--- design/flow/design.v ---
module FE_STAGE(
  input clk,
  input reset,
  input [1-1:0] from_DE_to_FE,
  input [(1 + 1 + 1 + 32 + 32 )-1:0] from_AGEX_to_FE,   
  input [4-1:0] from_MEM_to_FE,   
  input [4-1:0] from_WB_to_FE, 
  output [16-2-1:0] imem_addr,
  input  [32-1:0] imem_data,
  output[(32+32+32+4)-1:0] FE_latch_out
);
  reg [(32+32+32+4)-1:0] FE_latch;   
  reg [32-1:0] PC_FE_latch;  
  wire [32-1:0] inst_FE;   
  wire [32-1:0] pcplus_FE;   
  wire stall_pipe;  
  wire [(32+32+32+4)-1:0] FE_latch_contents; 
  wire from_AGEX_is_br;
  wire from_AGEX_is_jmp;
  wire from_AGEX_br_cond;
  wire [32-1:0] from_AGEX_br_target;
  wire [32-1:0] from_AGEX_jmp_target;
  reg after_branch;  
  wire busy_stall;
  assign imem_addr = PC_FE_latch[16-1:2];
  assign inst_FE = imem_data;
  assign FE_latch_out = FE_latch;
  assign pcplus_FE = PC_FE_latch + 32'd4;
  assign FE_latch_contents = { 
                                inst_FE,
                                PC_FE_latch, 
                                pcplus_FE,
                                4'b1111  
                                };
   assign  {
                              from_AGEX_is_br,
                              from_AGEX_is_jmp,
                              from_AGEX_br_cond,
                              from_AGEX_br_target,
                              from_AGEX_jmp_target
                              } = from_AGEX_to_FE; 
   assign {
            busy_stall
            } = from_DE_to_FE;
  assign stall_pipe = after_branch;
  always @ (posedge clk or posedge reset) begin
    if(reset) begin
      PC_FE_latch <= 32'h100;
      after_branch <= 0;
      end
    else if(!stall_pipe) begin
            if (((inst_FE[31:28] == 4'b0010) || (inst_FE[31:28] == 4'b0011)) && !busy_stall)  
                after_branch <= 1;
            if (!busy_stall)
                PC_FE_latch <= pcplus_FE;  
            else
                PC_FE_latch <= PC_FE_latch;  
         end
    else if ((from_AGEX_is_br || from_AGEX_is_jmp)) begin
        if (from_AGEX_is_jmp) begin
            PC_FE_latch <= from_AGEX_jmp_target;
            after_branch <= 0; 
        end   
        else if (from_AGEX_br_cond) begin
            PC_FE_latch <= from_AGEX_br_target;
            after_branch <= 0;  
            end
        else
            PC_FE_latch <= PC_FE_latch;
            if (inst_FE[31:28] == 4'b0010)
                after_branch <= 1;
            else
                after_branch <= 0;  
        end
      else
        PC_FE_latch <= PC_FE_latch;
  end
  always @ (posedge clk or posedge reset) begin
    if(reset) 
        begin 
        FE_latch <= {(32+32+32+4){1'b0}}; 
        end 
     else    
        begin
            if (stall_pipe && !busy_stall && !(inst_FE[31:28] == 4'b0010))
                FE_latch <= {(32+32+32+4){1'b0}};  
            else if (!busy_stall)
                FE_latch <= FE_latch_contents; 
        end  
  end
endmodule
module DE_STAGE(
  input clk,
  input reset,
  input [(32+32+32+4)-1:0] from_FE_latch,
  input [(1 + 1 + 1 + 32 + 32 )-1:0] from_AGEX_to_DE,  
  input [4-1:0] from_MEM_to_DE,     
  input [(1 + 1 + 4 + 32 + 32)-1:0] from_WB_to_DE,  
  output [1-1:0] from_DE_to_FE,   
  output[(32+32+32+6+8+32+32+32 + 1 + 1 + 1 + 1 + 1+ 4 + 8 + 4)-1:0] DE_latch_out
);
  reg [(32+32+32+6+8+32+32+32 + 1 + 1 + 1 + 1 + 1+ 4 + 8 + 4)-1:0] DE_latch;
  reg [32-1:0] regs [(1 << 4)-1:0];
  reg [32-1:0] bb_table;  
  wire [32-1:0] inst_DE; 
  wire [32-1:0] inst_logic;
  wire clear_bubble_reg;
  wire [32-1:0] PC_DE;
  wire [32-1:0] pcplus_DE; 
  wire [6-1:0] op1_DE;
  wire [8-1:0] op2_DE;
  wire [16-1:0] imm_DE;
  wire [4-1:0] rd_DE;
  wire [4-1:0] rs_DE;
  wire [4-1:0] rt_DE;
  wire signed [32-1:0] regval1_DE;
  wire signed [32-1:0] regval2_DE;
  wire signed [32-1:0] sxt_imm_DE;
  wire is_br_DE;
  wire is_jmp_DE;
  wire writes_rt;
  wire rd_mem_DE;
  wire wr_mem_DE;
  wire wr_reg_DE;
  wire [4-1:0] wregno_DE;
  reg [32-1:0] prev_inst;
  reg should_bubble;
  wire busy_stall;
  reg [4-1:0] prev_write;
  reg prev_wr_reg_DE;
  wire[(32+32+32+6+8+32+32+32 + 1 + 1 + 1 + 1 + 1+ 4 + 8 + 4)-1:0] DE_latch_contents; 
  wire[4-1:0] bus_canary_DE; 
  wire from_WB_write;
  wire from_WB_readmem;
  wire [4-1:0] from_WB_regno;
  wire [32-1:0] from_WB_memval;
  wire [32-1:0] from_WB_aluval;
  wire from_AGEX_is_br;
  wire from_AGEX_is_jmp;
  wire from_AGEX_br_cond;
  wire [32-1:0] from_AGEX_br_target;
  wire [32-1:0] from_AGEX_jmp_target;
  assign op1_DE = inst_DE[31:26];   
  assign op2_DE = inst_DE[25:18];
  assign imm_DE = inst_DE[23:8];
  assign rd_DE = inst_DE[11:8];
  assign rs_DE = inst_DE[7:4];
  assign rt_DE = inst_DE[3:0];
  assign regval1_DE = regs[rs_DE];
  assign regval2_DE = regs[rt_DE];
  assign writes_rt = ((op1_DE == 6'b010010) || (inst_DE[31] == 1'b1) || (is_jmp_DE));
  assign is_br_DE = (inst_DE[31:28] == 4'b0010);
  assign is_jmp_DE = (inst_DE[31:28] == 4'b0011);
  assign rd_mem_DE = (op1_DE == 6'b010010);  
  assign wr_reg_DE = (writes_rt || (op1_DE == 6'b000000));
  assign wr_mem_DE = (op1_DE == 6'b011010);  
  assign wregno_DE = (writes_rt) ? rt_DE : rd_DE;
  assign DE_latch_out = DE_latch; 
  SXT mysxt (.IN(imm_DE), .OUT(sxt_imm_DE));
  assign {
            inst_DE,
            PC_DE, 
            pcplus_DE,
            bus_canary_DE 
            }  = from_FE_latch;   
  assign {
    from_WB_write,  
    from_WB_readmem,  
    from_WB_regno,  
    from_WB_memval,  
    from_WB_aluval   
  } = from_WB_to_DE;
  assign {
    from_AGEX_is_br,
    from_AGEX_is_jmp,
    from_AGEX_br_cond,
    from_AGEX_br_target,
    from_AGEX_jmp_target
  } = from_AGEX_to_DE;
  assign from_DE_to_FE = {busy_stall};
  wire busy_rs;
  wire busy_rt;
  assign busy_rs = bb_table[rs_DE];
  assign busy_rt = bb_table[rt_DE];
  assign busy_stall = 0;  
    assign DE_latch_contents = {
                                  inst_DE,                         
                                  PC_DE,
                                  pcplus_DE,
                                  op1_DE,
                                  op2_DE,
                                  regval1_DE,
                                  regval2_DE,
                                  sxt_imm_DE,
                                  is_br_DE,
                                  is_jmp_DE,
                                  rd_mem_DE,
                                  wr_mem_DE,
                                  wr_reg_DE,
                                  wregno_DE,
                                  rs_DE,
                                  rt_DE,
                                   bus_canary_DE 
                                  }; 
  always @ (negedge clk or posedge reset) begin
    if(reset) begin
	  	regs[0] <= {32{1'b0}};
	  	regs[1] <= {32{1'b0}};
	   	regs[2] <= {32{1'b0}};
		  regs[3] <= {32{1'b0}};
	  	regs[4] <= {32{1'b0}};
		  regs[5] <= {32{1'b0}};
		  regs[6] <= {32{1'b0}};
		  regs[7] <= {32{1'b0}};
		  regs[8] <= {32{1'b0}};
		  regs[9] <= {32{1'b0}};
		  regs[10] <= {32{1'b0}};
		  regs[11] <= {32{1'b0}};
		  regs[12] <= {32{1'b0}};
		  regs[13] <= {32{1'b0}};
		  regs[14] <= {32{1'b0}};
		  regs[15] <= {32{1'b0}}; 
		  bb_table <= 0;
     end else begin
        if (from_WB_write) begin
            regs[from_WB_regno] <= (from_WB_readmem) ? from_WB_memval : from_WB_aluval;
            bb_table[from_WB_regno] <= 0;  
        end
        if (prev_wr_reg_DE)
            bb_table[prev_write] <= 1;   
     end
  end
  always @ (posedge clk or posedge reset) begin
    if(reset) begin
      DE_latch <= {(32+32+32+6+8+32+32+32 + 1 + 1 + 1 + 1 + 1+ 4 + 8 + 4){1'b0}};
      should_bubble <= 0;
      prev_write <= 0;
      prev_wr_reg_DE <= 0;
      end
     else begin
     if (busy_stall || should_bubble)
        DE_latch <= {(32+32+32+6+8+32+32+32 + 1 + 1 + 1 + 1 + 1+ 4 + 8 + 4){1'b0}};
     else
        DE_latch <= DE_latch_contents;
      if (!busy_stall) begin
        prev_wr_reg_DE <= wr_reg_DE;
        if (wr_reg_DE)                                        
            prev_write <= wregno_DE;
        end
      else begin
        prev_wr_reg_DE <= 0;
        prev_write <= 0;
        end
      if ((!should_bubble) && (!busy_stall))       
        should_bubble <= (is_br_DE || is_jmp_DE);
      else if ((from_AGEX_is_br || from_AGEX_is_jmp))
        should_bubble <= 0;
     end
  end
endmodule
module SXT(IN, OUT);
  parameter IBITS = 16;
  parameter OBITS = 32;
  input  [IBITS-1:0] IN;
  output [OBITS-1:0] OUT;
  assign OUT = {{(OBITS-IBITS){IN[IBITS-1]}}, IN};
endmodule
module AGEX_STAGE(
  input clk,
  input reset,
  input [4 + 1 + 32-1:0] from_MEM_to_AGEX,    
  input [4 + 1 + 32-1:0] from_WB_to_AGEX,   
  input [(32+32+32+6+8+32+32+32 + 1 + 1 + 1 + 1 + 1+ 4 + 8 + 4)-1:0] from_DE_latch,
  output[(32+32+32 + 32 + 1 + 1 + 1 + 4 + 4)-1:0] AGEX_latch_out,
  output[(1 + 1 + 1 + 32 + 32 )-1:0] from_AGEX_to_FE,
  output[(1 + 1 + 1 + 32 + 32 )-1:0] from_AGEX_to_DE
);
  reg [(32+32+32 + 32 + 1 + 1 + 1 + 4 + 4)-1:0] AGEX_latch; 
  assign AGEX_latch_out = AGEX_latch;
  wire[(32+32+32 + 32 + 1 + 1 + 1 + 4 + 4)-1:0] AGEX_latch_contents; 
  wire [32-1:0]inst_AGEX; 
  wire [32-1:0]PC_AGEX;
  wire [32-1:0]pcplus_AGEX; 
  wire [6-1:0] op1_AGEX;
  wire [8-1:0] op2_AGEX;
  wire [16-1:0] imm_AGEX;
  wire signed [32-1:0] regval1_AGEX;
  wire signed [32-1:0] regval2_AGEX;
  wire signed [32-1:0] sxt_imm_AGEX;
  wire signed [32-1:0] raw1;
  wire signed [32-1:0] raw2;
  wire forward_check1EX;
  wire forward_check2EX;
  wire forward_check1MEM;
  wire forward_check2MEM;
  wire [3:0] ex_dest;
  wire ex_write;
  wire [32-1:0] alu_forward; 
  wire [3:0] memwb_dest;
  wire memwb_write;
  wire [32-1:0] wb_forward;
  wire is_br_AGEX;
  wire is_jmp_AGEX;
  wire rd_mem_AGEX;
  wire wr_mem_AGEX;
  wire wr_reg_AGEX;
  wire [4-1:0] wregno_AGEX;
  reg br_cond_AGEX;
  reg [32-1:0] aluout_AGEX; 
  wire[32-1:0] pctarget_AGEX;
  wire[32-1:0] pctarget_AGEX_JMP; 
  wire[3:0] incoming_reg1;
  wire[3:0] incoming_reg2;
  wire[4-1:0] bus_canary_AGEX; 
  always @ (op1_AGEX or regval1_AGEX or regval2_AGEX) begin
    case (op1_AGEX)
      6'b001000 : br_cond_AGEX = (regval1_AGEX == regval2_AGEX);
      6'b001001 : br_cond_AGEX = (regval1_AGEX < regval2_AGEX);
      6'b001010 : br_cond_AGEX = (regval1_AGEX <= regval2_AGEX);
      6'b001011 : br_cond_AGEX = (regval1_AGEX != regval2_AGEX);
      default : br_cond_AGEX = 1'b0;
    endcase
  end
  always @ (op1_AGEX or op2_AGEX or regval1_AGEX or regval2_AGEX or sxt_imm_AGEX) begin
    if(op1_AGEX == 6'b000000)
      case (op2_AGEX)
			8'b00001000	 : aluout_AGEX = {31'b0, regval1_AGEX == regval2_AGEX};
			8'b00001001	 : aluout_AGEX = {31'b0, regval1_AGEX < regval2_AGEX};
		    8'b00001010  : aluout_AGEX = {31'b0, regval1_AGEX <= regval2_AGEX};
		    8'b00001011  : aluout_AGEX = {31'b0, regval1_AGEX != regval2_AGEX};
		    8'b00100000  : aluout_AGEX = (regval1_AGEX + regval2_AGEX);
		    8'b00100100  : aluout_AGEX = (regval1_AGEX & regval2_AGEX);
		    8'b00100101  : aluout_AGEX = (regval1_AGEX | regval2_AGEX);
		    8'b00100110  : aluout_AGEX = (regval1_AGEX ^ regval2_AGEX);
		    8'b00101000  : aluout_AGEX = (regval1_AGEX - regval2_AGEX);
		    8'b00101100  : aluout_AGEX = (~(regval1_AGEX & regval2_AGEX));
		    8'b00101101  : aluout_AGEX = (~(regval1_AGEX | regval2_AGEX));
		    8'b00101110  : aluout_AGEX = (~(regval1_AGEX ^ regval2_AGEX));
		    8'b00110000  : aluout_AGEX = (regval1_AGEX >> regval2_AGEX);
		    8'b00110001  : aluout_AGEX = (regval1_AGEX << regval2_AGEX);
			default	 : aluout_AGEX = {32{1'b0}};
		endcase
	 else if(op1_AGEX == 6'b010010 || op1_AGEX == 6'b011010 || op1_AGEX == 6'b100000)
		aluout_AGEX = regval1_AGEX + sxt_imm_AGEX;
	 else if(op1_AGEX == 6'b100100)
		aluout_AGEX = regval1_AGEX & sxt_imm_AGEX;
	 else if(op1_AGEX == 6'b100101)
		aluout_AGEX = regval1_AGEX | sxt_imm_AGEX;
	 else if(op1_AGEX == 6'b100110)
		aluout_AGEX = regval1_AGEX ^ sxt_imm_AGEX;
     else if(op1_AGEX == 6'b001100)
        aluout_AGEX = PC_AGEX + 4;  
	 else
		aluout_AGEX = {32{1'b0}};
	 end
    assign pctarget_AGEX = PC_AGEX + 4 + 4 * sxt_imm_AGEX;
    assign pctarget_AGEX_JMP = regval1_AGEX + 4 * sxt_imm_AGEX;
    assign {
      ex_dest,
      ex_write,
      alu_forward
    } = from_MEM_to_AGEX;
    assign {
      memwb_dest,
      memwb_write,
      wb_forward
    } = from_WB_to_AGEX;
    wire[4-1:0] in_destex;
    wire[4-1:0] raw_destex;
    assign in_destex = raw_destex;
    wire forward_checkDESTEX;
    assign forward_check1EX = ((incoming_reg1 == ex_dest) & ex_write);
    assign forward_check2EX = ((incoming_reg2 == ex_dest) & ex_write);
    assign forward_checkDESTEX = (((in_destex == ex_dest) & ex_write) & (op1_AGEX == 6'b010010 || op1_AGEX == 6'b011010 || op1_AGEX == 6'b100000));
    assign forward_check1MEM = (memwb_write & (memwb_dest == incoming_reg1) & (~(ex_dest == incoming_reg1) || (ex_write == 0)));
    assign forward_check2MEM = (memwb_write & (memwb_dest == incoming_reg2) & (~(ex_dest == incoming_reg2) || (ex_write == 0)));
    assign forward_checkDESTMEM = ((memwb_write & (memwb_dest == in_destex) & (~(ex_dest == in_destex) || (ex_write == 0))) & (op1_AGEX == 6'b010010 || op1_AGEX == 6'b011010 || op1_AGEX == 6'b100000));
    assign regval1_AGEX = forward_check1EX ? alu_forward : (forward_check1MEM ? wb_forward : raw1);
    assign regval2_AGEX = forward_check2EX ? alu_forward : (forward_check2MEM ? wb_forward : raw2);
    assign wregno_AGEX = in_destex;
    assign  {
                                  inst_AGEX,
                                  PC_AGEX,
                                  pcplus_AGEX,
                                  op1_AGEX,
                                  op2_AGEX,
                                  raw1,
                                  raw2,
                                  sxt_imm_AGEX,                                
                                  is_br_AGEX,
                                  is_jmp_AGEX,
                                  rd_mem_AGEX,
                                  wr_mem_AGEX,
                                  wr_reg_AGEX,
                                  raw_destex,
                                  incoming_reg1,
                                  incoming_reg2,
                                  bus_canary_AGEX
                                  } = from_DE_latch; 
  assign AGEX_latch_contents = {
                                inst_AGEX,
                                PC_AGEX,
                                aluout_AGEX,
                                regval2_AGEX,
                                rd_mem_AGEX,
                                wr_mem_AGEX,
                                wr_reg_AGEX,
                                wregno_AGEX,
                                bus_canary_AGEX     
                                 }; 
  assign from_AGEX_to_FE = {
                                is_br_AGEX,  
                                is_jmp_AGEX,  
                                br_cond_AGEX,  
                                pctarget_AGEX,  
                                pctarget_AGEX_JMP  
                                 }; 
  assign from_AGEX_to_DE = {
                                is_br_AGEX,  
                                is_jmp_AGEX,  
                                br_cond_AGEX,  
                                pctarget_AGEX,  
                                pctarget_AGEX_JMP  
                                 };
  always @ (posedge clk or posedge reset) begin
    if(reset) begin
      AGEX_latch <= {(32+32+32 + 32 + 1 + 1 + 1 + 4 + 4){1'b0}};
        end 
    else 
        begin
            AGEX_latch <= AGEX_latch_contents ;
        end 
  end
endmodule
module MEM_STAGE(
  input clk,
  input reset,
  input  [3:0] KEY,
  output [16-2-1:0] dmem_addr,
  output [32-1:0] dmem_wdata,
  output dmem_we,
  output dmem_re,
  input  [32-1:0] dmem_rdata,
  input [4-1:0] from_WB_to_MEM,  
  input [(32+32+32 + 32 + 1 + 1 + 1 + 4 + 4)-1:0] from_AGEX_latch, 
  output[(32+32+32 +32 + 32 + 1 + 1 + 4 + 1 + 32 + 32 + 4)-1:0] MEM_latch_out,
  output[4-1:0] from_MEM_to_FE,
  output[4-1:0] from_MEM_to_DE,
  output[4 + 1 + 32-1:0] from_MEM_to_AGEX
);
  reg [(32+32+32 +32 + 32 + 1 + 1 + 4 + 1 + 32 + 32 + 4)-1:0] MEM_latch; 
  wire[(32+32+32 +32 + 32 + 1 + 1 + 4 + 1 + 32 + 32 + 4)-1:0] MEM_latch_contents; 
  wire [32-1:0] rd_val_MEM; 
  wire [32-1:0] memaddr_MEM; 
  wire [32-1:0] inst_MEM; 
  wire [32-1:0] PC_MEM;
  wire [32-1:0] aluout_MEM; 
  wire [32-1:0] regval2_MEM;
  wire rd_mem_MEM;
  wire wr_mem_MEM;
  wire wr_reg_MEM;
  wire [4-1:0] wregno_MEM;
  wire [32-1:0 ] regval_MEM;  
   wire [4-1:0] bus_canary_MEM;
  assign rd_val_MEM = (memaddr_MEM == 32'hFFFFF080) ? {{(32-4){1'b0}}, ~KEY} :
  								dmem_rdata;
  assign dmem_addr = memaddr_MEM[16-1:2];
  assign dmem_wdata = regval2_MEM;
  assign dmem_we = wr_mem_MEM;
  assign dmem_re = rd_mem_MEM;
   assign MEM_latch_out = MEM_latch; 
   assign memaddr_MEM = aluout_MEM;
   assign regval_MEM = 0;
   assign {
                                inst_MEM,
                                PC_MEM,
                                aluout_MEM,
                                regval2_MEM,
                                rd_mem_MEM,
                                wr_mem_MEM,
                                wr_reg_MEM,
                                wregno_MEM,
                                 bus_canary_MEM
                                 } = from_AGEX_latch;  
   assign MEM_latch_contents = {
                                inst_MEM,
                                PC_MEM,
                                memaddr_MEM,
                                regval_MEM,
                                regval2_MEM, 
                                wr_mem_MEM,
                                wr_reg_MEM,
                                wregno_MEM,
                                rd_mem_MEM,  
                                rd_val_MEM,  
                                aluout_MEM,  
                              bus_canary_MEM                   
   };
   assign from_MEM_to_AGEX = {
                                wregno_MEM,
                                wr_reg_MEM,
                                aluout_MEM
   };
  always @ (posedge clk or posedge reset) begin
    if(reset) begin
        MEM_latch <= {(32+32+32 +32 + 32 + 1 + 1 + 4 + 1 + 32 + 32 + 4){1'b0}}; 
    end
    else 
     begin 
        MEM_latch <= MEM_latch_contents;
     end 
  end
endmodule
module WB_STAGE(
  input clk,
  input reset,  
  input [(32+32+32 +32 + 32 + 1 + 1 + 4 + 1 + 32 + 32 + 4)-1:0] from_MEM_latch,
  output[4-1:0] from_WB_to_FE,
  output[(1 + 1 + 4 + 32 + 32)-1:0] from_WB_to_DE,  
  output[4 + 1 + 32-1:0] from_WB_to_AGEX,
  output[4-1:0] from_WB_to_MEM,
  output [6:0] HEX0,
  output [6:0] HEX1, 
  output [9:0] LEDR 
);
  wire [32-1:0]inst_WB; 
  wire [32-1:0]PC_WB;
  wire [32-1:0] memaddr_WB; 
  wire [32-1:0] regval_WB; 
  wire [32-1:0] regval2_WB;
  wire wr_mem_WB;
  wire wr_reg_WB;
  wire [4-1:0] wregno_WB;
  wire [4-1:0] bus_canary_WB;
  reg [23:0] HEX_out; 
  reg [9:0] LEDR_out; 
  wire rd_mem_WB;
  wire [32-1:0] rd_val_WB;
  wire [32-1:0] aluout_WB;
 always @ (posedge clk or posedge reset) begin
    if(reset)
	   HEX_out <= 24'hFEDEAD;
	 else if(wr_mem_WB && (memaddr_WB == 32'hFFFFF000))
      HEX_out <= regval2_WB[24-1:0];
  end
  assign HEX0 = HEX_out[3:0];  
  assign HEX1 = HEX_out[7:4];
   assign {
                                inst_WB,                        
                                PC_WB,
                                memaddr_WB,
                                regval_WB,
                                regval2_WB,
                                wr_mem_WB,
                                wr_reg_WB,
                                wregno_WB,
                                rd_mem_WB,
                                rd_val_WB, 
                                aluout_WB, 
                                 bus_canary_WB 
                                 } = from_MEM_latch; 
   assign from_WB_to_DE = {
                                wr_reg_WB,  
                                rd_mem_WB,  
                                wregno_WB,  
                                rd_val_WB,  
                                aluout_WB   
   };
   assign from_WB_to_AGEX = {
                                wregno_WB,
                                wr_reg_WB,
                                aluout_WB
   };
   always @ (posedge clk or posedge reset) begin
    if(reset)
	   LEDR_out <= 0;
	 else if(wr_mem_WB && (memaddr_WB == 32'hFFFFF020))
      LEDR_out <= regval2_WB[10-1:0];
  end
  assign LEDR = LEDR_out;
endmodule 
module project3_frame(
  input        CLOCK_50,
  input        RESET_N,
  input  [3:0] KEY,
  output [6:0] HEX0,
  output [6:0] HEX1,
  output [9:0] LEDR,
  output [16-2-1:0] imem_addr,
  input  [32-1:0] imem_data,
  output [16-2-1:0] dmem_addr,
  output [32-1:0] dmem_wdata,
  output dmem_we,
  output dmem_re,
  input  [32-1:0] dmem_rdata
);
 wire clk;
 wire reset; 
  assign clk = CLOCK_50;
  assign reset = !RESET_N;
  wire [(32+32+32+4)-1:0] FE_latch_out; 
  wire [(32+32+32+6+8+32+32+32 + 1 + 1 + 1 + 1 + 1+ 4 + 8 + 4)-1:0] DE_latch_out; 
  wire [(32+32+32 + 32 + 1 + 1 + 1 + 4 + 4)-1:0] AGEX_latch_out; 
  wire [(32+32+32 +32 + 32 + 1 + 1 + 4 + 1 + 32 + 32 + 4)-1:0] MEM_latch_out;
  wire [1-1:0] from_DE_to_FE;
  wire [(1 + 1 + 1 + 32 + 32 )-1:0] from_AGEX_to_FE;
  wire [4-1:0] from_MEM_to_FE;
  wire [4-1:0] from_WB_to_FE;
  wire [(1 + 1 + 1 + 32 + 32 )-1:0] from_AGEX_to_DE;
  wire [4-1:0] from_MEM_to_DE;
  wire [(1 + 1 + 4 + 32 + 32)-1:0] from_WB_to_DE;
  wire [4 + 1 + 32-1:0] from_MEM_to_AGEX;
  wire [4 + 1 + 32-1:0] from_WB_to_AGEX;
  wire [4-1:0] from_WB_to_MEM;
FE_STAGE my_FE_stage(
    .clk(clk), 
    .reset(reset), 
    .from_DE_to_FE(from_DE_to_FE),
    .from_AGEX_to_FE(from_AGEX_to_FE),
    .from_MEM_to_FE(from_MEM_to_FE),
    .from_WB_to_FE(from_WB_to_FE),
    .imem_addr(imem_addr),
    .imem_data(imem_data),
    .FE_latch_out(FE_latch_out)); 
DE_STAGE my_DE_stage(
  .clk(clk),
  .reset(reset),
  .from_FE_latch(FE_latch_out),
  .from_AGEX_to_DE(from_AGEX_to_DE),  
  .from_MEM_to_DE(from_MEM_to_DE),     
  .from_WB_to_DE(from_WB_to_DE), 
  .from_DE_to_FE(from_DE_to_FE),   
  .DE_latch_out(DE_latch_out)
);
AGEX_STAGE my_AGEX_stage(
  .clk(clk),
  .reset(reset),
  .from_MEM_to_AGEX(from_MEM_to_AGEX),    
  .from_WB_to_AGEX(from_WB_to_AGEX),   
  .from_DE_latch(DE_latch_out),
  .AGEX_latch_out(AGEX_latch_out),
  .from_AGEX_to_FE(from_AGEX_to_FE),
  .from_AGEX_to_DE(from_AGEX_to_DE)
);
MEM_STAGE my_MEM_stage(
  .clk(clk),
  .reset(reset),
  .KEY(KEY),
  .dmem_addr(dmem_addr),
  .dmem_wdata(dmem_wdata),
  .dmem_we(dmem_we),
  .dmem_re(dmem_re),
  .dmem_rdata(dmem_rdata),
  .from_WB_to_MEM(from_WB_to_MEM),  
  .from_AGEX_latch(AGEX_latch_out), 
  .MEM_latch_out(MEM_latch_out),
  .from_MEM_to_FE(from_MEM_to_FE),
  .from_MEM_to_DE(from_MEM_to_DE),
  .from_MEM_to_AGEX(from_MEM_to_AGEX)
);     
WB_STAGE my_WB_stage(
  .clk(clk),
  .reset(reset),  
  .from_MEM_latch(MEM_latch_out),
  .from_WB_to_FE(from_WB_to_FE),
  .from_WB_to_DE(from_WB_to_DE),  
  .from_WB_to_AGEX(from_WB_to_AGEX),
  .from_WB_to_MEM(from_WB_to_MEM),
  .HEX0(HEX0),
  .HEX1(HEX1), 
  .LEDR(LEDR) 
);
endmodule
--- design/flow/run.sh ---
#!/bin/bash
# the make line also repeats each setting of config.mk as NAME=value (left out here)
make -C /OpenROAD-flow-scripts/flow DESIGN_CONFIG=/design/flow/config.mk WORK_HOME=/design/flow/orfs CLKGATE_MAP_FILE= finish
--- design/flow/config.mk ---
export PLATFORM = sky130hd
export DESIGN_NAME = project3_frame
export DESIGN_NICKNAME = project3_frame
export VERILOG_FILES = /design/flow/design.v
export SDC_FILE = /design/flow/constraint.sdc
export NUM_CORES = 4
export LEC_CHECK = 0
export CAP_MARGIN = 20
export CORE_MARGIN = 2
export CORE_UTILIZATION = 57
export CTS_CLUSTER_SIZE = 62
export SLEW_MARGIN = 20
--- design/flow/constraint.sdc ---
create_clock -name core_clock -period 5.48 [get_ports {CLOCK_50}]
set_input_delay 1.0960 -clock core_clock [delete_from_list [all_inputs] [get_ports {CLOCK_50}]]
set_output_delay 1.0960 -clock core_clock [all_outputs]
set_load 0.01 [all_outputs]
==> summary.txt, run 1 <==
Results of the run.

The run finished with no timing, DRC or antenna violations. The placer congestion estimate is about 1.1. The pre-antenna-repair detailed-routing pass consisted of 7 iterations. Of the total synthesized cell area, the portion taken by AND, OR, NAND and NOR gates is around 17%. The areal power density over the cells is ~660 nW/µm². Listed in order, past its start point the critical path passes buf_4 > xor2_2 > buf_4 > o31ai_1 > a31oi_1 > inv_1 > ha_1 > nand4_1 > o31ai_1 > a21oi_1 > o21ai_0 > o41ai_2 > buf_4 > o21ai_0 > mux2_2 > a2111oi_0 > a21oi_1. The arrival time of the worst setup path is ~5.9 ns.

In this run the cell area measured after placement is 59000 µm². The cell sitting at the root of the clock tree is a clkbuf_16. The xor and xnor area share after synthesis is between 3 and 4%.

The area growth from synthesis to layout is 13.1%. The final wirelength is ~240 mm. Clock latency on the worst-skew pair, taken at its later pin, is 0.71 ns.

The end of the worst register-to-register path is my_AGEX_stage.AGEX_latch[68]$_DFF_PN0_. The total internal power is a little over 0.02 W. The DRC violation total after the first TritonRoute iteration is around 7500. The detail-routed net length per standard cell is slightly above 30 µm. STA classifies the critical path startpoint as a flip-flop. According to the finish report, the design has a final net count of ~6600.

The global-route congestion overflow total is 0. OpenROAD reports that the post-layout worst path occupies 97.2% of the period. The via total after detailed routing is between 50000 and 60000.

Prior to clock tree synthesis, the placed netlist has a worst setup slack of ~0.038 ns. STA shows the worst min-delay path finishing at my_AGEX_stage.AGEX_latch[10]$_DFF_PN0_. The number of top-level pins is ~160. Overall power consumption after layout is estimated at around 0.041 W. The total number of H-tree levels is 3. The global routing usage summed across all routing layers is between 40% and 50%. The via count of the first global-routing pass is around 51000.

Among all stages on the critical path, the largest delay is contributed by a31oi_1. Across the run, the number of max-cap violations was 0. Combinational cells consume a total of approximately 0.024 W. The cell count listed in synth_stat.txt is about 6300.

Hold is met by approximately 0.35 ns. The die is approximately 310 µm wide. The reg-to-reg critical path startpoint is my_MEM_stage.MEM_latch[71]$_DFF_PN0_. The number of instances in the synthesized netlist is approximately 6300. The synthesis log from Yosys contains 7 warnings. For this run, the final setup violation count is recorded as 0. For this run the top cell type by instance count after synthesis was nor2_1.

In the synthesized netlist, the cells that appear most often are nor2_1, a21oi_1, dfrtn_1, nand2_1, dfrtp_1. The final report gives the standard cell area, fillers excluded, as 62300 µm². By area, the combinational part of the netlist is dominated by AND-OR/OR-AND gates.

The clock tree from TritonCTS is done. The floorplan row count is roughly 110. The number of warning messages in the logs is about 120. The number of different library cells used by synthesis comes to about 88. The relative contribution of sequential cells to total power is between 20% and 30%. For reference, the critical path is captured by my_AGEX_stage.AGEX_latch[68]$_DFF_PN0_. The area share of and-or/or-and cells after synthesis is about 23%. In this design, the critical path's most frequently occurring cell is buf_4. The die height is approximately 310 µm. The maximum number of buffers from clock root to sink is 3. The count of flip-flops with a built-in enable after synthesis is 0. The top flip-flop cell by instance count after synthesis is dfrtn_1. Checking max transition, the worst relative margin is between 10% and 20%. In this run the standard cell core region covers 96300 µm².

At the pin with the least slew margin, the transition time is roughly 1.2 ns. Grouping stages by cell kind, the critical path spends the most delay in AND-OR/OR-AND gates. The first element of the critical path is my_MEM_stage.MEM_latch[71]$_DFF_PN0_. The biggest slice of the total power is consumed by combinational logic.

The power report shows net switching accounting for about 50% of the total. The largest net degree at the start of global routing is around 82. The script extracted a net switching power of 0.0207 W.

The power in the clock group is ~0.0068 W. The overall chip area is around 99000 µm². The number of antenna violations at the first check in global routing is 9. The area share of fa/ha/maj cells after synthesis is 4.86%. Per the detail_route report, DRC violations left total 0. The area of the mapped netlist is ~55000 µm². The post-layout minimum cycle time is roughly 5.3 ns.

In the synthesis report, Yosys lists the chip area as 55100 µm². The number of clock sinks came to 917. The sort of element at the end of the critical path is a flip-flop.

The first global-routing pass estimated around 340 mm of wire. The effective utilization at floorplan is around 57%. The critical path crosses 17 cells after its start point. The number of instances on the worst hold path is 0. The minimum setup slack among reg-to-reg paths is 0.16 ns. The count of buffers added on input and output ports is ~150. The share of flip-flops with an asynchronous set or reset after synthesis is about 100%. TritonCTS created 96 clock buffers. A synthesized cell averages around 8.8 µm². The final-report hold violation count is 0. Looking at the power breakdown, combinational cells take between 50% and 60% of the total. The post-route worst setup slack is between 0.15 and 0.2 ns.

On the final layout, the worst clock skew is just under 0.07 ns. The final layout report lists a filler cell count of about 8000. The placed wire-length estimate is between 150 and 200 mm.

The power attributed to sequential cells is 0.0107 W. The path type of the worst min-delay path is flip-flop to flip-flop. The peak fanout along the critical path is 30. In this design, the stage delay of the slowest critical-path cell is 0.48 ns. The share of synthesized area spent on multiplexers is 5.02%. The part of the Yosys area used for sequential elements is a little over two fifths.

The detail route stage leaves a number of antenna-violating nets equal to 0. Ranked by total cell area, the synthesized netlist is headed by dfrtn_1, dfrtp_1, a21oi_1. In this build the clock could be raised as far as about 190 MHz. The top cell type by total area after synthesis is dfrtn_1. Per the power-grid run, VDD falls by no more than ~0.73 mV.

For this run, the share of the core covered by cells in the final layout is between 60% and 70%. The number of buffers and inverters on the critical path is 4. The detail-routed via count per cell is 6.96. In the setup report, the worst path falls into the class flip-flop to flip-flop. The clock network fraction of design power is around 16%. The count of state elements after synthesis is ~920.

Clock-pin slew was measured on the worst setup and hold paths at around 0.070 ns. The static power due to leakage is ~28 nW. The area fraction of the dominant cell type after synthesis is about a quarter. The required time at the worst endpoint is listed as approximately 6.1 ns.

The hold path startpoint is my_DE_stage.DE_latch[18]$_DFF_PN0_. The worst reg2reg path depth is 17. The total count of max-transition violations in the final report is 0.
[metal layers]
metal	wire length (µm)	up-vias	part of all wire (%)	track usage, %
met5	12	-	0.0051	0.193
met4	23000	2	9.8	36.4
met3	27000	1255	12	11.5
met2	100000	3950	43	69.5
met1	84500	25512	36	58.1
li1	-	22680	-	-
[repair_timing]
action | 4_1_cts | 5_1_grt
resized | 0 | 12
endpoints found under the setup margin | 0 | 25
buffers inserted | 0 | 2
hold buffers | 0 | 0
[per-stage QoR]
| step | std cells | setup TNS [ns] |
|---|---|---|
| after floorplan | 6282 | 0 |
| after global placement | 7485 | 0 |
| after detailed placement | 7486 | 0 |
| after CTS | 7661 | 0 |
| after global routing | 7664 | -0.0339 |
| final | 7669 | 0 |
[final cells by class]
class	count	area, µm²	area share (%)
diodes	5	12.5	0.0201
clock buffers	140	2850	4.58
clock inverters	35	380	0.611
inverters	145	546	0.876
multi-input cells	4678	29700	47.6
flip-flops and latches	917	23000	36.9
well taps	1276	1600	2.56
repair buffers	473	4260	6.85
==> inputs of run 2 (changes only) <==
CORE_UTILIZATION = 65   (was 57)
SLEW_MARGIN = 5   (was 20)
clock period = 4.47 ns   (was 5.48 ns; I/O delays follow)
==> run 2 against run 1 <==
  * The layout now fails its checks (setup timing)
  * Worst setup slack got worse by 0.50 ns
  * Non-clock buffer count increased by 386
  * Largest cell class unchanged
  * Final cell count increased by 3.3%
  * Synthesized cell count unchanged
  * Critical endpoint is now my_AGEX_stage.AGEX_latch[60]$_DFF_PN0_
==> summary.txt, run 2 <==
Results of the run.

The main area contributors are dfrtn_1, dfrtp_1, a21oi_1. The total number of H-tree levels is 3 (unchanged). The post-route worst setup slack was -0.341 ns (-0.497 ns).

The global routing usage summed across all routing layers came to 54.5% (+7.8 points). The combinational cell fraction of total power is 61.2% (+3.6 points). The final count of negative-setup-slack endpoints was 47 (+47). The hold buffer count at CTS came to 0 (unchanged). The unique cell type count in the Yosys netlist is 88 (unchanged). The final instance area is 67800 µm² (+8.9%). The total internal power is 0.0292 W (+42%). The number of stages on the worst setup path is 20 (+3).

The total area of multi-input combinational cells is 31400 µm² (+6.0%). The normalized max-slew margin is 19.1% (+2.4 points). Tracing the worst setup path back leads to its startpoint at my_DE_stage.DE_latch[11]$_DFF_PN0_. The layer carrying the most global-route usage is met2. The static power due to leakage came to 30.2 nW (+9.1%). The share of synthesized area spent on multiplexers is 5.02% (unchanged). The power attributed to sequential cells is 0.0133 W (+24%).

The relative contribution of sequential cells to total power is 23.4% (-2.6 points). The footprint of the flip-flops and latches is 23000 µm² (about the same). The post-layout minimum cycle time is 4.81 ns (-0.513 ns). The largest net degree at the start of global routing is 147 (+79%).

The endpoint of the worst setup timing path is my_AGEX_stage.AGEX_latch[60]$_DFF_PN0_. The count of flip-flops with a built-in enable after synthesis is 0 (unchanged). Note that the worst hold path type here is input pin to asynchronous set/reset pin.

The via count of the first global-routing pass is 56245 (+10%). The area share of and-or/or-and cells after synthesis is 23.0% (unchanged). The actual transition at the worst max-transition pin is 1.21 ns (-0.0358 ns).

The delay of the slowest cell on the worst path is 0.44 ns (-0.04 ns). The met1 capacity usage during global routing is 63.0% (+4.9 points). The later-pin clock latency in the skew report is 0.75 ns (+0.04 ns). In this run the critical register-to-register path is launched from my_DE_stage.DE_latch[11]$_DFF_PN0_. The arrival time of the worst setup path is 5.40 ns (-0.51 ns). The overall die width was 295 µm (-6.3%). The cell count listed in synth_stat.txt was 6277 (unchanged). A clean result was blocked by setup timing. For reference, the critical path cell chain is nor2b_4 > or3_4 > buf_12 > buf_6 > o31ai_4 > a31oi_4 > buf_6 > ha_4 > nor3_4 > o211ai_1 > a211oi_2 > buf_4 > o21a_1 > o21ai_2 > buf_4 > a21o_1 > a221o_1 > xnor2_2 > a221oi_4 > o21ai_1. Setup repair after global routing could not meet its margin everywhere. The top cell type by total area after synthesis is dfrtn_1. The count of state elements after synthesis came to 917 (unchanged). The part of the Yosys area used for sequential elements was 41.7% (unchanged). The end of the worst register-to-register path is my_AGEX_stage.AGEX_latch[60]$_DFF_PN0_. The synthesis run identifies the leading combinational cell family as AND-OR/OR-AND gates. The total count of max-transition violations in the final report is 0 (unchanged). The ratio of final minimum period to clock period came to 108% (+10 points). The DRC violation count after routing is 0 (unchanged). The die height is 295 µm (-6.3%). The area of the mapped netlist is 55100 µm² (unchanged). The clock tree from TritonCTS is done. The flow ran to the end, but the layout failed its checks. The worst setup path is captured at a flip-flop.

The detail-routed via count per cell was 7.41 (+6.4%). The number of top-level pins is 156 (unchanged). The area share of fa/ha/maj cells after synthesis came to 4.86% (unchanged). The placement-stage worst setup slack came to -0.614 ns (-0.652 ns).

The area fraction of the dominant cell type after synthesis came to 23.3% (unchanged). The detail-routed net length per standard cell is 31.1 µm (+1.4%). The cell area reported after detailed placement is 61800 µm² (+4.8%). The clock network fraction of design power came to 15.4% (-1.0 points). The xor and xnor area share after synthesis is 3.55% (unchanged). By count the netlist is led by nor2_1, a21oi_1, dfrtn_1, nand2_1, dfrtp_1. The worst setup skew after layout is 0.0986 ns (+0.0305 ns). The placer congestion estimate is 1.14 (+2.4%). The number of buffers and inverters on the critical path is 5 (+1). The number of instances in the synthesized netlist was 6277 (unchanged). The placed wire-length estimate was 157 mm (-2.5%). The peak fanout along the critical path came to 5 (-83%).

The final cell count without fillers is 7923 (+3.3%). The layout net count was 6978 (+5.9%). The effective utilization at floorplan is 65.7% (+8.5 points).

The number of antenna violations at the first check in global routing is 15 (+6). Among all flip-flop cells after synthesis, the most frequent one is dfrtn_1. The minimum setup slack among reg-to-reg paths was -0.34 ns (-0.50 ns). The power in the clock group came to 0.00875 W (+29%). The summed standard-cell area reported by yosys is 55100 µm² (unchanged).

The number of buffers inserted by port buffering is 149 (unchanged). The type of element launching the critical path is a flip-flop. The synthesis-to-layout area growth is 23.2%. The maximum resistive drop on vdd was 0.873 mV (+19%). The power dissipated by switching net loads came to 0.0277 W (+34%). The DRC violation total after the first TritonRoute iteration was 10439 (+40%). The remaining antenna violation count was 0 (unchanged).

The critical path data required time is 5.06 ns (-1.01 ns). The instance count after placement with tap cells included came to 7661 (+2.3%). The worst setup path is of the flip-flop to flip-flop kind. The combinational cell power is 0.0348 W (+46%). The floorplan row count is 106 (-7.0%). The via total after detailed routing is 58678 (+9.9%). The post-synthesis share of cell area spent on and, or, nand and nor gates is 16.6% (unchanged). The maximum number of buffers from clock root to sink is 3 (unchanged). The final wirelength is 246 mm (+4.7%). The clock transition at the registers of the reported paths came to 0.07 ns (about the same). The global-route wire length before repair is 353 mm (+3.4%). The switching part of the total is 48.6% (-1.5 points). The total of warnings raised by yosys was 7 (unchanged).

The leading cell type by number of instances after synthesis is nor2_1. The met3 global-route usage is 22.2% (+11 points). The met2 usage in global routing is 77.2% (+7.7 points).

The critical path's slowest cell is or3_4. The area of the core region is 83800 µm² (-13%). The number of detailed-routing iterations run before antenna repair is 13 (+6). The number of warning messages in the logs is 133 (+7.3%). The number of clock buffers inserted by TritonCTS is 96 (unchanged).

The number of max-capacitance violations reported is 0 (unchanged). The kind of cell with the highest combined delay on the critical path is AND-OR/OR-AND gates. The final-report hold violation count came to 0 (unchanged). The overall chip area was 87100 µm² (-12%). The global-route congestion overflow total came to 0 (unchanged). The worst reg2reg path depth is 20 (+3). Clock tree synthesis selected as its root buffer the cell clkbuf_16. The maximum clock frequency is 208 MHz (+11%). The areal power density over the cells is 839 nW/µm² (+26%). The share of flip-flops with an asynchronous set or reset after synthesis is 100% (unchanged). The clock net sink count is 917 (unchanged). The group that draws the most power in this run is combinational logic.

The filler cell count was 5291 (-35%). The average cell area after synthesis is 8.77 µm² (unchanged).
run 2: final cells by class:
type | count | share of cell area, %
clock inverter | 52 | 1.12
inverter | 145 | 0.806
multi-input combinational | 4678 | 46.4
tap | 1134 | 2.09
sequential | 917 | 33.9
antenna | 11 | 0.0406
timing repair buffer | 859 | 11.8
clock buffer | 127 | 3.94
run 2: routing by layer:
metal  wire length [µm]  vias up
met4              29700       18
met5                303        -
li1                   -    23490
met1              77800    27298
met2              99200     5709
met3              39100     2163
run 2: through the flow:
stage                     hold WS [ns]  setup TNS (ns)  utilization (%)  power (W)
after floorplan                  0.331         -0.0287                -     0.0300
after global placement           0.335          -14.11             73.7     0.0422
after detailed placement         0.343          -20.63             73.7     0.0427
after CTS                       0.0870           -1.11             78.9     0.0528
after global routing            0.0993          -12.01             80.9     0.0586
final                           0.0977           -5.65             80.9     0.0569
run 2: timing repair:
action,CTS,global route
resized,135,278
buffers inserted,22,43
setup endpoints to repair,148,80
gates cloned,5,8
pin swaps,44,111
==> inputs of run 3 (changes only) <==
CORE_ASPECT_RATIO = 0.81   (was not set)
CORE_UTILIZATION = 24   (was 65)
CTS_CLUSTER_SIZE = not set   (was 62)
SLEW_MARGIN = 20   (was 5)
clock period = 10.1 ns   (was 4.47 ns; I/O delays follow)
==> run 3 against run 2 <==
  * Fails layout checks on antenna rules
  * Core utilization decreased by 53 points
  * Synthesized cell count did not move
  * Die area grew to 2.7 times the previous value
  * Highest routed layer unchanged
  * Sequential share of layout area grew 2.3 points
  * Sequential power down 56%
  * Critical endpoint is now my_DE_stage.regs[15][9]$_DFFE_NN0P_
  * Clock skew rose by 0.0013 ns
  * Final cell count increased by 18%
  * Non-clock buffer count is 513 lower
==> summary.txt, run 3 <==
Results of the run.

The number of instances in the synthesized netlist is 6277 (unchanged). The count of flip-flops with a built-in enable after synthesis is 0 (unchanged). The number of top-level pins is 156 (unchanged). The final wirelength is 252 mm (+2.4%). The largest net degree at the start of global routing is 85 (-42%).

The number of antenna violations at the first check in global routing was 14 (-1). The detail-routed net length per standard cell was 27.0 µm (-13%). The overall die width is 536 µm (+82%). The checks that failed were antenna rules. The number of warning messages in the logs is 122 (-8.3%). The global-route congestion overflow total is 0 (unchanged). The combinational cell power came to 0.0127 W (-64%).

The placer congestion estimate is 1.03 (-9.3%). The delay of the slowest cell on the worst path is 0.87 ns (+0.43 ns). In this run the critical register-to-register path is launched from my_MEM_stage.MEM_latch[71]$_DFF_PN0_.

The xor and xnor area share after synthesis came to 3.55% (unchanged). The post-cts sizing count came to 0 (-100%). The clock transition at the registers of the reported paths was 0.07 ns (about the same). Yosys instantiated no cell more often than nor2_1. The worst reg2reg path depth is 4 (-80%). The relative contribution of sequential cells to total power was 26.0% (+2.6 points). The static power due to leakage is 27.0 nW (-11%).

The DRC violation count after routing came to 0 (unchanged). The power in the clock group is 0.00380 W (-57%). Looking at area per cell type in the netlist, the leader is dfrtn_1. The cell count listed in synth_stat.txt is 6277 (unchanged). The number of max-capacitance violations reported is 0 (unchanged).

The area fraction of the dominant cell type after synthesis came to 23.3% (unchanged). In the hold report, the worst path ends at my_AGEX_stage.AGEX_latch[10]$_DFF_PN0_. The sort of element at the end of the critical path is a flip-flop. The number of detailed-routing iterations run before antenna repair is 9 (-4). The final-report hold violation count is 0 (unchanged). The part of the Yosys area used for sequential elements is 41.7% (unchanged). The die height is 435 µm (+47%).

The number of setup buffers added after CTS was 0 (-100%). The worst setup skew after layout is 0.0999 ns (+0.00126 ns). The area share of and-or/or-and cells after synthesis is 23.0% (unchanged). The number of buffers and inverters on the critical path is 1 (-4). The post-route worst setup slack is 2.13 ns (+2.47 ns).

The clock network fraction of design power was 17.0% (+1.6 points). The final count of negative-setup-slack endpoints is 0 (-100%). The placement-stage worst setup slack is 2.10 ns (+2.71 ns).

The maximum number of buffers from clock root to sink came to 3 (unchanged). The via count of the first global-routing pass came to 49828 (-11%). The total internal power is 0.0108 W (-63%). The area of the mapped netlist is 55100 µm² (unchanged). The area of the core region is 229000 µm² (+170%). The worst register-to-register path ends at my_DE_stage.regs[15][9]$_DFFE_NN0P_. The actual transition at the worst max-transition pin is 1.31 ns (+0.102 ns). The critical path's slowest stage uses the library cell nor2_4. The placed wire-length estimate is 173 mm (+10%). The clock tree from TritonCTS is done.

The critical path data required time is 5.54 ns (+0.48 ns). The number of buffers inserted by port buffering was 149 (unchanged). The combinational cell fraction of total power is 57.0% (-4.2 points). The floorplan row count is 158 (+49%). The peak fanout along the critical path is 36 (+31). The arrival time of the worst setup path came to 3.41 ns (-1.99 ns). The biggest combinational cell group after synthesis is AND-OR/OR-AND gates.

The clock net sink count is 917 (unchanged). Setup repair after global routing left no endpoint under its margin. The areal power density over the cells is 351 nW/µm² (-58%). The total number of H-tree levels is 3 (unchanged). The share of flip-flops with an asynchronous set or reset after synthesis is 100% (unchanged). The total negative slack is 0 ns (+5.65 ns).

The summed standard-cell area reported by yosys is 55100 µm² (unchanged). The total count of max-transition violations in the final report was 0 (unchanged). Walking the worst path, the cells encountered are nand3_1 > nor2_4 > buf_4 > a21oi_1. The area share of fa/ha/maj cells after synthesis is 4.86% (unchanged).

The critical path ends at my_DE_stage.regs[15][9]$_DFFE_NN0P_. The average cell area after synthesis came to 8.77 µm² (unchanged). The switching part of the total is 51.5% (+2.8 points). For reference, the top cells by count after synthesis are nor2_1, a21oi_1, dfrtn_1, nand2_1, dfrtp_1. The effective utilization at floorplan came to 24.1% (-42 points). The power attributed to sequential cells is 0.00580 W (-56%). The overall chip area is 233000 µm² (+170%).

The worst setup path is launched from a flip-flop. The worst setup path is of the flip-flop to flip-flop kind. The filler cell count is 24224 (+360%). The top power group is combinational logic. The most critical min-delay path falls under flip-flop to flip-flop. The run finished, with violations left.

The global routing usage summed across all routing layers is 20.9% (-34 points). The footprint of the flip-flops and latches is 23000 µm² (about the same). The share of synthesized area spent on multiplexers was 5.02% (unchanged).

The layout net count was 6467 (-7.3%). The post-synthesis share of cell area spent on and, or, nand and nor gates was 16.6% (unchanged). The via total after detailed routing was 52567 (-10%). The count of state elements after synthesis is 917 (unchanged). The number of clock buffers inserted by TritonCTS is 98 (+2.1%). The unique cell type count in the Yosys netlist was 88 (unchanged). The DRC violation total after the first TritonRoute iteration is 7649 (-27%). The detail-routed via count per cell is 5.64 (-24%). The hold buffer count at CTS came to 0 (unchanged). On the critical path the largest part of the delay comes from simple AND/OR/NAND/NOR gates. The remaining antenna violation count is 1 (+1). The later-pin clock latency in the skew report was 0.79 ns (+0.04 ns). The normalized max-slew margin came to 11.6% (-7.5 points).

The first element of the critical path is my_MEM_stage.MEM_latch[71]$_DFF_PN0_. The number of stages on the worst setup path is 4 (-80%). The minimum setup slack among reg-to-reg paths is 2.13 ns (+2.47 ns). Sorting the synthesized cells by area gives the leading types as dfrtn_1, dfrtp_1, a21oi_1. The global-route wire length before repair came to 362 mm (+2.5%).

The maximum resistive drop on vdd is 0.250 mV (-71%). The total area of multi-input combinational cells is 29700 µm² (-5.6%). The worst hold margin is 0.348 ns (+0.250 ns). The total of warnings raised by yosys is 7 (unchanged).

The power dissipated by switching net loads is 0.0115 W (-58%). In this run the clock root is driven by a clkbuf_16. The hold path startpoint is my_DE_stage.DE_latch[18]$_DFF_PN0_. The synthesis-to-layout area growth is 15.3%. The top flip-flop cell by instance count after synthesis is dfrtn_1. Hold analysis shows the worst path with a depth of 0.
[run 3: metal layers]
metal  up-vias  part of all wire, %  track usage (%)
met1     25807                   43             29.9
met3       736                   13             6.73
met2      3574                   39             28.4
li1      22440                    -                -
met4        10                  4.8             8.86
met5         -                0.067            0.391
[run 3: stage by stage]
stage | area (µm²) | std cells | total power (W) | util, %
5_1_grt | 63400 | 9307 | 0.0233 | 27.8
6_report | 63500 | 9318 | 0.0223 | 27.8
3_3_place_gp | 60000 | 9122 | 0.0178 | 26.3
3_5_place_dp | 60000 | 9124 | 0.0179 | 26.3
2_1_floorplan | 55100 | 6282 | 0.0132 | -
4_1_cts | 63400 | 9304 | 0.0218 | 27.8
[run 3: layout make-up]
type,count,share of cell area (%)
Timing Repair Buffer,346,4.82
Multi-Input combinational cell,4678,46.8
Inverter,145,0.859
Clock inverter,41,0.913
Sequential cell,917,36.2
Tap cell,3040,5.99
Clock buffer,139,4.39
Antenna cell,12,0.0473
==> inputs of run 4 (changes only) <==
ABC_AREA = 1   (was not set)
CAP_MARGIN = 15   (was 20)
CELL_PAD_IN_SITES_DETAIL_PLACEMENT = 2   (was not set)
CORE_ASPECT_RATIO = not set   (was 0.81)
CORE_UTILIZATION = 35   (was 24)
CTS_CLUSTER_DIAMETER = 151   (was not set)
CTS_CLUSTER_SIZE = 37   (was not set)
GPL_TIMING_DRIVEN = 0   (was not set)
HOLD_SLACK_MARGIN = 0.13   (was not set)
MAX_ROUTING_LAYER = met4   (was not set)
MIN_ROUTING_LAYER = met1   (was not set)
PLACE_DENSITY = 0.74   (was not set)
SLEW_MARGIN = 5   (was 20)
TNS_END_PERCENT = 60   (was not set)
clock period = 7.75 ns   (was 10.1 ns; I/O delays follow)
==> run 4 against run 3 <==
  * The run now fails in global routing (5_1_grt)
  * Die area decreased by 29%
  * Synthesized cell count increased by 22%
  * Area after synthesis increased by 3.4%
==> summary.txt, run 4 <==
Implementation results.

The clock net sink count is 917 (unchanged). The xor and xnor area share after synthesis is 1.26% (-2.3 points). The number of buffers inserted by port buffering was 149 (unchanged). Ranked by total cell area, the synthesized netlist is headed by dfrtn_1, dfrtp_1, nand2_1. The unique cell type count in the Yosys netlist was 71 (-19%). Among all cell types in the netlist, the one instantiated most often is nand2_1. The maximum number of buffers from clock root to sink was 3 (unchanged). The floorplan row count is 148 (-6.3%). The CTS root buffer is clkbuf_16.

The total of warnings raised by yosys is 7 (unchanged). The number of instances in the synthesized netlist was 7647 (+22%). The area of the mapped netlist is 56900 µm² (+3.4%). The placed wire-length estimate is 292 mm (+69%). By count the netlist is led by nand2_1, inv_1, o21ai_0, nor2_1, dfrtn_1. The number of top-level pins is 156 (unchanged). The biggest combinational cell group after synthesis is simple AND/OR/NAND/NOR gates.

The placer congestion estimate is 1.09 (+6.1%). The area of the core region is 162000 µm² (-29%). The hold buffer count at CTS is 0 (unchanged). The part of the Yosys area used for sequential elements is 40.3% (-1.4 points). The die height was 407 µm (-6.4%). The cell count listed in synth_stat.txt is 7647 (+22%). The area share of fa/ha/maj cells after synthesis was 4.70% (-0.16 points). The overall die width is 407 µm (-24%).

The top flip-flop cell by instance count after synthesis is dfrtn_1. The placement-stage worst setup slack was -2.36 ns (-4.47 ns). The count of flip-flops with a built-in enable after synthesis is 0 (unchanged). The effective utilization at floorplan is 35.1% (+11 points). The flow did not finish. The number of clock buffers inserted by TritonCTS is 35 (-64%). The instance count after placement with tap cells included is 10000 (+9.6%). The post-synthesis share of cell area spent on and, or, nand and nor gates is 21.3% (+4.7 points). The summed standard-cell area reported by yosys came to 56900 µm² (+3.4%).

The total number of H-tree levels came to 2 (-1). The overall chip area is 166000 µm² (-29%). The area share of and-or/or-and cells after synthesis was 19.9% (-3.1 points). The average cell area after synthesis is 7.44 µm² (-15%). The count of state elements after synthesis is 917 (unchanged). The share of synthesized area spent on multiplexers came to 1.26% (-3.8 points).

The share of flip-flops with an asynchronous set or reset after synthesis came to 100% (unchanged). The area fraction of the dominant cell type after synthesis was 22.5% (-0.76 points). The failing step is global routing (5_1_grt). The synthesized design spends more area on one cell type than any other, namely dfrtn_1.
run 4: repair_timing:
action | CTS
setup buffers | 1
pin swaps | 1
gates resized | 19
setup endpoints to repair | 45
run 4: per-stage QoR:
stage / hold WS [ns] / setup TNS, ns / total power [W] / util, % / area, µm²
after global placement: 0.335 / - / 0.0253 / 37.7 / 61200
after floorplan: 0.331 / 0 / 0.0177 / - / 56900
after CTS: 0.360 / 0 / 0.0305 / 38.8 / 62900
after detailed placement: 0.338 / -60.41 / 0.0274 / 38.0 / 61700
==> inputs of run 5 (changes only) <==
CAP_MARGIN = 20   (was 15)
CELL_PAD_IN_SITES_DETAIL_PLACEMENT = 1   (was 2)
CORE_ASPECT_RATIO = 0.62   (was not set)
CORE_MARGIN = 8   (was 2)
CORE_UTILIZATION = 34   (was 35)
CTS_CLUSTER_DIAMETER = not set   (was 151)
GPL_ROUTABILITY_DRIVEN = 1   (was not set)
GPL_TIMING_DRIVEN = not set   (was 0)
HOLD_SLACK_MARGIN = not set   (was 0.13)
MAX_ROUTING_LAYER = not set   (was met4)
MIN_ROUTING_LAYER = met2   (was met1)
PLACE_DENSITY = 0.8   (was 0.74)
SLEW_MARGIN = 20   (was 5)
TNS_END_PERCENT = 5   (was 60)
clock period = 7.02 ns   (was 7.75 ns; I/O delays follow)
==> run 5 against run 4 <==
  * The run again fails in global routing (5_1_grt)
  * Area after synthesis unchanged
  * Synthesized cell count unchanged
  * Die area rose by 9.2%
==> summary.txt, run 5 <==
Implementation results.

The count of state elements after synthesis is 917 (unchanged). In the synthesized netlist, the cells that appear most often are nand2_1, inv_1, o21ai_0, nor2_1, dfrtn_1. The count of flip-flops with a built-in enable after synthesis came to 0 (unchanged). The xor and xnor area share after synthesis is 1.26% (unchanged). The post-synthesis share of cell area spent on and, or, nand and nor gates is 21.3% (unchanged).

The number of clock buffers inserted by TritonCTS is 93 (+170%). The number of top-level pins is 156 (unchanged). In the post-synthesis netlist, the biggest area contributors are dfrtn_1, dfrtp_1, nand2_1. The CTS root buffer is clkbuf_16. The area share of fa/ha/maj cells after synthesis is 4.70% (unchanged). The maximum number of buffers from clock root to sink is 3 (unchanged). The part of the Yosys area used for sequential elements was 40.3% (unchanged). The average cell area after synthesis is 7.44 µm² (unchanged).

The summed standard-cell area reported by yosys is 56900 µm² (unchanged). The floorplan row count is 118 (-20%). The leading cell type by number of instances after synthesis is nand2_1. The total number of H-tree levels is 3 (+1). The cell area reported after detailed placement was 61500 µm² (-0.29%). The area fraction of the dominant cell type after synthesis came to 22.5% (unchanged). The run stopped with a tool error. The share of synthesized area spent on multiplexers was 1.26% (unchanged).

The global-route congestion overflow total is 32. Post-synth the commonest register cell is dfrtn_1. The overall chip area is 181000 µm² (+9.2%). The number of setup buffers added after CTS is 0 (-1). The unique cell type count in the Yosys netlist is 71 (unchanged). The total of warnings raised by yosys was 7 (unchanged). The failing step is global routing (5_1_grt). The post-cts sizing count is 0 (-19). The number of buffers inserted by port buffering came to 149 (unchanged). The effective utilization at floorplan is 34.2% (-0.94 points). The cell count listed in synth_stat.txt was 7647 (unchanged). The clock net sink count is 917 (unchanged). The area of the core region is 167000 µm² (+2.8%). The top cell type by total area after synthesis is dfrtn_1. The placed wire-length estimate is 216 mm (-26%). The hold buffer count at CTS was 0 (unchanged). The number of instances in the synthesized netlist came to 7647 (unchanged). The area share of and-or/or-and cells after synthesis came to 19.9% (unchanged).

The placer congestion estimate is 1.19 (+9.1%). The share of flip-flops with an asynchronous set or reset after synthesis is 100% (unchanged). The tool reported: "[ERROR GRT-0116] Global routing finished with congestion. Check the congestion regions in the DRC Viewer". The die height was 338 µm (-17%).

By area, the combinational part of the netlist is dominated by simple AND/OR/NAND/NOR gates. The global routing usage summed across all routing layers is 61.6%. The overall die width came to 536 µm (+32%).

The area of the mapped netlist is 56900 µm² (unchanged).
-- run 5: per-stage QoR --
step	hold WS (ns)	std cells	worst slack, ns
CTS	0.354	9969	0.879
detailed placement	0.336	9795	0.871
global placement	0.336	9794	0.906
floorplan	0.331	7652	1.67
-- run 5: layer usage --
layer / GRT usage [%] / overflow
met1: - / -
met2: 60.1 / 0
met3: 75.1 / 26
met4: 44.2 / 2
met5: 56.5 / 4
==> inputs of run 6 (changes only) <==
ABC_AREA = not set   (was 1)
CELL_PAD_IN_SITES_DETAIL_PLACEMENT = not set   (was 1)
CORE_ASPECT_RATIO = not set   (was 0.62)
CORE_MARGIN = 2   (was 8)
CORE_UTILIZATION = 59   (was 34)
CTS_CLUSTER_SIZE = not set   (was 37)
GPL_ROUTABILITY_DRIVEN = not set   (was 1)
MIN_ROUTING_LAYER = not set   (was met2)
PLACE_DENSITY = not set   (was 0.8)
TNS_END_PERCENT = not set   (was 5)
clock period = 5.38 ns   (was 7.02 ns; I/O delays follow)
==> run 6 against run 5 <==
  * Area after synthesis decreased by 3.3%
  * Now clean on timing, DRC and antenna
  * Synthesized cell count decreased by 18%
  * Die area decreased by 47%
==> summary.txt, run 6 <==
Results of the run.

The flow ran to the end and the layout has no timing, DRC or antenna violations. The number of antenna violations at the first check in global routing was 16. For reference, the critical path cell chain is inv_1 > o2111ai_2 > buf_4 > o31ai_1 > buf_4 > a31oi_1 > ha_1 > buf_4 > o21a_1 > nor2_1 > nor4b_1 > buf_4 > o21a_1 > o221ai_1 > o31ai_1 > buf_4 > nand2b_1 > a22oi_1 > or4_1. The number of instances in the synthesized netlist is 6277 (-18%). The number of detailed-routing iterations run before antenna repair is 10. The total of warnings raised by yosys is 7 (unchanged). The path type of the worst min-delay path is input pin to asynchronous set/reset pin. The count of state elements after synthesis came to 917 (unchanged). The number of setup buffers added after CTS was 0 (unchanged). The maximum clock frequency is around 190 MHz. At the pin with the least slew margin, the transition time is between 1 and 1.5 ns. The final core area utilization is 67.5%. The combinational cell fraction of total power is between 50% and 60%. By area, the combinational part of the netlist is dominated by AND-OR/OR-AND gates. The DRC violation count after routing is 0. The area share of fa/ha/maj cells after synthesis is 4.86% (+0.16 points).

The average cell area after synthesis is 8.77 µm² (+18%). The die height was 309 µm (-8.5%). The overall chip area came to 95800 µm² (-47%).

After layout, the setup clock skew is reported as 0.0815 ns. Per the OpenROAD timing report, the critical path contains 19 cells. The area share of and-or/or-and cells after synthesis is 23.0% (+3.1 points). The end of the worst register-to-register path is my_AGEX_stage.AGEX_latch[72]$_DFF_PN0_. The global-route wire length before repair is between 300 and 400 mm. The floorplan row count is 112 (-5.1%). Max-slew check failures listed in the final report amount to 0.

The number of buffers inserted by port buffering is 149 (unchanged). The effective utilization at floorplan is 59.3% (+25 points). The placer congestion estimate is 1.10 (-7.8%).

The area of the core region is 92900 µm² (-44%). Sorting the Yosys area breakdown by cell type puts at the top dfrtn_1. The global-route congestion overflow total is 0. The placed wire-length estimate was 163 mm (-24%). Post-route period utilization is reported as between 90% and 100%. IR analysis of the VDD net gives a maximum drop of roughly 0.63 mV. The count of flip-flops with a built-in enable after synthesis came to 0 (unchanged).

Per STA, the highest per-stage delay on the worst path measures approximately 0.71 ns. The number of buffers and inverters on the critical path is 6. The share of flip-flops with an asynchronous set or reset after synthesis was 100% (unchanged). The tree is rooted in a clkbuf_16.

The static power due to leakage is between 20 and 30 nW. The global routing usage summed across all routing layers is 48.8%. The total number of H-tree levels is 3 (unchanged). The worst setup path category is flip-flop to flip-flop. The final-report hold violation count is 0. The critical path maximum fanout is 11. The setup check on the worst reg-to-reg path leaves a slack of roughly 0.04 ns. The maximum number of buffers from clock root to sink is 3 (unchanged).

Sorting the synthesized cells by how often they occur yields nor2_1, a21oi_1, dfrtn_1, nand2_1, dfrtp_1. The finished cells cover about 63000 µm². The final cell count without fillers is roughly 7700. The top flip-flop cell by instance count after synthesis is dfrtn_1. The layout net count is about 6600. The critical path's slowest cell is nor4b_1. The number of top-level pins was 156 (unchanged). The final wirelength is 237 mm. Of all power groups, the one with the highest power is combinational logic. The via count of the first global-routing pass was around 52000. The main area contributors are dfrtn_1, dfrtp_1, a21oi_1. Total power normalized to cell area comes to 683 nW/µm². The switching part of the total is around 50%. STA puts the critical path data required time at roughly 6 ns. The routed layout has approximately 54000 vias. The remaining antenna violation count is 0.

The detail-routed via count per cell is between 7 and 8. The power attributed to sequential cells is 0.0110 W. The most common cell type on the critical path is buf_4.

The post-synthesis share of cell area spent on and, or, nand and nor gates came to 16.6% (-4.7 points). The xor and xnor area share after synthesis came to 3.55% (+2.3 points). The detailed router finished its first iteration with ~8000 violations. The worst reg2reg path depth is 19. The sort of element at the end of the critical path is a flip-flop. The critical path starts at my_MEM_stage.MEM_latch[72]$_DFF_PN0_. Per report_power, the sequential group accounts for about 26% of the total. The largest net degree at the start of global routing is 135. The clock tree from TritonCTS is done.

The part of the Yosys area used for sequential elements is 41.7% (+1.4 points). The normalized max-slew margin is 14.7%. Internal power comes to between 0.02 and 0.025 W. The kind of cell with the highest combined delay on the critical path is AND-OR/OR-AND gates. The worst setup path is launched from a flip-flop.

The instance count after placement with tap cells included is 7525 (-23%). The smallest clock period supported by the final layout is computed as 5.34 ns. The number of max-capacitance violations reported is 0. Following the worst setup path forward leads to its endpoint at my_AGEX_stage.AGEX_latch[72]$_DFF_PN0_.

The clock net sink count is 917 (unchanged). Summed over the clock group, the power is roughly 0.0069 W. Per the run report, area growth between synthesis and finish was 13.9%. The area of the mapped netlist is 55100 µm² (-3.3%). The cell area reported after detailed placement was 59400 µm² (-3.4%). The clock transition at the registers of the reported paths is ~0.070 ns. TritonRoute output was used to compute an average wire per cell of 30.8 µm.

The summed standard-cell area reported by yosys is 55100 µm² (-3.3%). Power attributed to combinational cells is between 0.02 and 0.03 W. The overall die width is 309 µm (-42%).

The unique cell type count in the Yosys netlist is 88 (+24%). Clock latency on the worst-skew pair, taken at its later pin, is 0.73 ns. Looking at the gate-level netlist, the highest instance count belongs to nor2_1.

In the final report, the number of endpoints failing setup comes to 0. The number of clock buffers inserted by TritonCTS is 95 (+2.2%). The cell count listed in synth_stat.txt came to 6277 (-18%).

The startpoint identified for the worst register-to-register timing path is my_MEM_stage.MEM_latch[72]$_DFF_PN0_. The net switching power in the latest report is between 0.02 and 0.025 W. The clock network fraction of design power is around 16%. The share of synthesized area spent on multiplexers was 5.02% (+3.8 points).

Warnings raised by the tools during the run amount to 127. The area fraction of the dominant cell type after synthesis is 23.3% (+0.76 points). Data arrives at the worst endpoint at between 5 and 6 ns.
-- run 6: layout make-up --
class	count	area [µm²]
Fill cell	7379	30200
Multi-Input combinational cell	4678	29700
Sequential cell	917	23000
Timing Repair Buffer	531	4700
Clock buffer	140	2870
Tap cell	1254	1570
Inverter	145	546
Clock inverter	35	367
Antenna cell	1	2.50
-- run 6: timing repair --
action,CTS,global route
resized,1,24
pin swaps,0,1
hold buffers,0,0
endpoints found under the setup margin,1,17
-- run 6: metrics by stage --
step / setup slack [ns] / TNS [ns] / hold slack (ns) / power [W]
floorplan: 0.264 / 0 / 0.331 / 0.0247
finish: 0.0408 / 0 / 0.308 / 0.0428
global placement: 0.0715 / 0 / 0.336 / 0.0343
global route: -0.00975 / -0.0168 / 0.325 / 0.0444
CTS: 0.118 / 0 / 0.315 / 0.0413
detailed placement: 0.0168 / 0 / 0.340 / 0.0344
-- run 6: layer usage --
layer / vias up / global-route usage [%] / wire [µm]
li1: 22806 / - / -
met1: 25603 / 58.6 / 82400
met2: 4151 / 72.5 / 100000
met3: 1445 / 14.9 / 29800
met4: 18 / 39.7 / 24600
met5: - / 0.607 / 158
Power figures rest on the tool's default switching activity, not on a simulated workload.
